v57:
// tt_um_control_top
module tt_um_control_top #(
  parameter ADDRW = 24,
  parameter OPCODEW = 2,
  parameter REQ_QDEPTH = 4,
  parameter COMP_QDEPTH = 4
  ) (
    input  wire       ena,       
    input  wire       clk,       
    input  wire       rst_n,     
    input  wire [7:0] ui_in, 
    output wire [7:0] uo_out, 
    input  wire [7:0] uio_in,     
    output wire [7:0] uio_out, 
    output wire [7:0] uio_oe      
);
  wire [7:0] in_bus = ui_in | uio_in;
  wire mosi = in_bus[0];
  wire spi_clk = in_bus[1];
  wire cs_n = in_bus[2];
  wire bus_ready = in_bus[3];
  wire [2:0] ack_in = in_bus[6:4];   
  wire miso;
  wire [7:0] data_bus_out;
  wire data_bus_valid;
  wire [7:0] out_bus;
  assign out_bus[0] = miso;
  assign out_bus[6:1] = data_bus_out[6:1];
  assign out_bus[7] = data_bus_valid;
  assign uio_out = out_bus;
  assign uo_out = out_bus;
  assign uio_oe = 8'b0 & {8{&{1'b0, ena, in_bus[7], data_bus_out[7], data_bus_out[0], 
                              valid, serializer_err, curr_mode_top, counter_top}}};
  localparam AES_INSTRW = 3*ADDRW + OPCODEW;
  localparam SHA_INSTRW = 2*ADDRW + OPCODEW;
  wire valid;
  wire [OPCODEW-1:0] opcode;
  wire [ADDRW-1:0] key_addr;
  wire [ADDRW-1:0] text_addr;
  wire [ADDRW-1:0] dest_addr;
  wire req_q_valid;
  deserializer #(.ADDRW(ADDRW), .OPCODEW(OPCODEW)) 
  deserializer_inst(.clk(clk), .rst_n(rst_n), .spi_clk(spi_clk), .mosi(mosi), .cs_n(cs_n), 
                    .aes_ready_in(aes_queue_ready), .sha_ready_in(sha_queue_ready), 
                    .valid(valid), .opcode(opcode), .key_addr(key_addr), .text_addr(text_addr), 
                    .dest_addr(dest_addr), .valid_out(req_q_valid));
  wire aes_fsm_ready, sha_fsm_ready;
  wire [AES_INSTRW-1:0] instr_aes;
  wire [SHA_INSTRW-1:0] instr_sha;
  wire valid_out_aes, valid_out_sha;
  wire aes_queue_ready, sha_queue_ready;
  req_queue #(.ADDRW(ADDRW), .OPCODEW(OPCODEW), .QDEPTH(REQ_QDEPTH)) 
  ...
For scale: roughly 4300 cells after synthesis, about 860 flip-flops, roughly 43 I/O pins, about 0.037 sq mm of cells after synthesis.
export LEC_CHECK = 0
export ABC_AREA = 1
export CAP_MARGIN = 20
export CORE_ASPECT_RATIO = 0.9
export CORE_MARGIN = 2
export CORE_UTILIZATION = 72
export CTS_CLUSTER_SIZE = 14
export HOLD_SLACK_MARGIN = -0.1
export PLACE_DENSITY_LB_ADDON = 0.03
export SETUP_SLACK_MARGIN = 0.88
export SLEW_MARGIN = 20
create_clock -name core_clock -period 3.26 [get_ports {clk}]
run.sh (not shown) runs the stock make flow with config.mk's settings and CLKGATE_MAP_FILE=.
v57 finished every step from synthesis to the final layout, and the layout passed the timing, design-rule and antenna checks.
For v23, these inputs were changed with respect to v57:
- a deleted SETUP_SLACK_MARGIN that had been 0.88
- a deleted HOLD_SLACK_MARGIN that had been -0.1
- a deleted CTS_CLUSTER_SIZE that had been 14
- a deleted PLACE_DENSITY_LB_ADDON that had been 0.03
- an added CTS_CLUSTER_DIAMETER of 225
- a deleted CORE_ASPECT_RATIO that had been 0.9
- a change of the clock period (ns, I/O delays scaled along) from 3.26 to 3.31
==> results <==
Path depth of the worst reg2reg path in v23 is 2 higher than in v57
Comparing v23 and v57, worst stage delay on the critical path is higher on v23.
Cmp v23 and v57 / design area / higher: v57
Leakage power of the design (higher): v57
Area added between synthesis and finish for v23: 1.4 points down relative to v57
v23 leaves less setup margin than v57.
Register share of total power was higher in v23 than in v57.
Via count (v23 vs. v57) decreases slightly
Per the comparison of v23 with v57, cell total in the yosys stat output has remained practically unchanged, buffering stage count on the worst path with inverters included did not really move.
What v16 does differently from v23 at the input level:
- SETUP_SLACK_MARGIN now 0.92, previously not set
- HOLD_SLACK_MARGIN now 0.28, previously not set
- CTS_CLUSTER_SIZE now 10, previously not set
- PLACE_DENSITY_LB_ADDON now 0.05, previously not set
Findings:
On routed metal-1 wire length: v16 sits below v23. The minimum period implied by the final worst setup slack of v16 was superior to that of v23. Worst setup timing slack at the placement stage: higher on v16. Summary — worst hold-check slack, v16 relative to v23: lower, by 3.7 ps. Compared with v23, v16 shows a lower number of detailed-routing iterations run before antenna repair. In v16, the post-cts repair resize count came out about 450% above the value in v23. In the metrics for v23 and v16, the one carrying the higher utilization is v16. Final non-filler cell area deteriorates in v16 relative to v23. Maximum net fanout on the critical path down 1 in v16 wrt v23. Compared with v23, v16 shows count of clock-buffer cells in the layout that has gone up by a few percent.
## Diff of input files: v35 against v16
- CTS_CLUSTER_DIAMETER: 225 -> unset
- PLACE_DENSITY_LB_ADDON: 0.05 -> 0.02
- CTS_CLUSTER_SIZE: 10 -> unset
- HOLD_SLACK_MARGIN: 0.28 -> unset
- SETUP_SLACK_MARGIN: 0.92 -> unset
- the clock period (ns, I/O delays scaled along): 3.31 -> 5.48
==> comparison <==
Global-route usage essentially unchanged between v35 and v16.
On fraction of area in multi-input gates, v16 and v35 are neck and neck.
Worst hold slack: v16 vs v35, no meaningful difference
v35 vs v16: combinational logic power down
[inputs] v36 vs v35
- SETUP_SLACK_MARGIN newly set to 0.31
- PLACE_DENSITY_LB_ADDON removed (was 0.02)
- the clock period (ns, I/O delays scaled along) changed from 5.48 to 3.27
--- outcome ---
- When the final numbers for v35 and v36 were put side by side, the multi-input gate share of total cell area turned out to be greater in v35.
- Worst slew margin relative to its limit ends up lower on v35.
- In the metrics for v35 and v36, the one carrying the lower total of plain and repair buffers excluding clock buffers is v35.
- v35 leaves more setup margin than v36.
- Between v35 and v36, the final instance area is higher for v36.
- Critical path depth was higher in the run labelled v35.
- In the reports for v35 and v36, the larger sequential power belongs to v36.
- Signal arrival time at the worst endpoint | v36 below v35
The inputs of v51 differ from those of v36 as listed below.
- PLACE_DENSITY_LB_ADDON now 0.14, previously not set
- CORE_UTILIZATION now 58, was 72
- SETUP_SLACK_MARGIN no longer set, was 0.31
- the clock period (ns, I/O delays scaled along) now 5.88, was 3.27
Findings:
Between v51 and v36, the flip-flop and latch count does not differ in any meaningful way.
Via count of the routed design sits lower in v51 than in v36.
Tap cell count: higher on v51
Hold-fix buffer count after cts: v36 and v51 compared, higher one is v36
Compared to v36, v51 has initial antenna violation count 2 lower.
Area added between synthesis and finish: v51 < v36
No activity file was given, so power comes from the tool's default toggle rates.
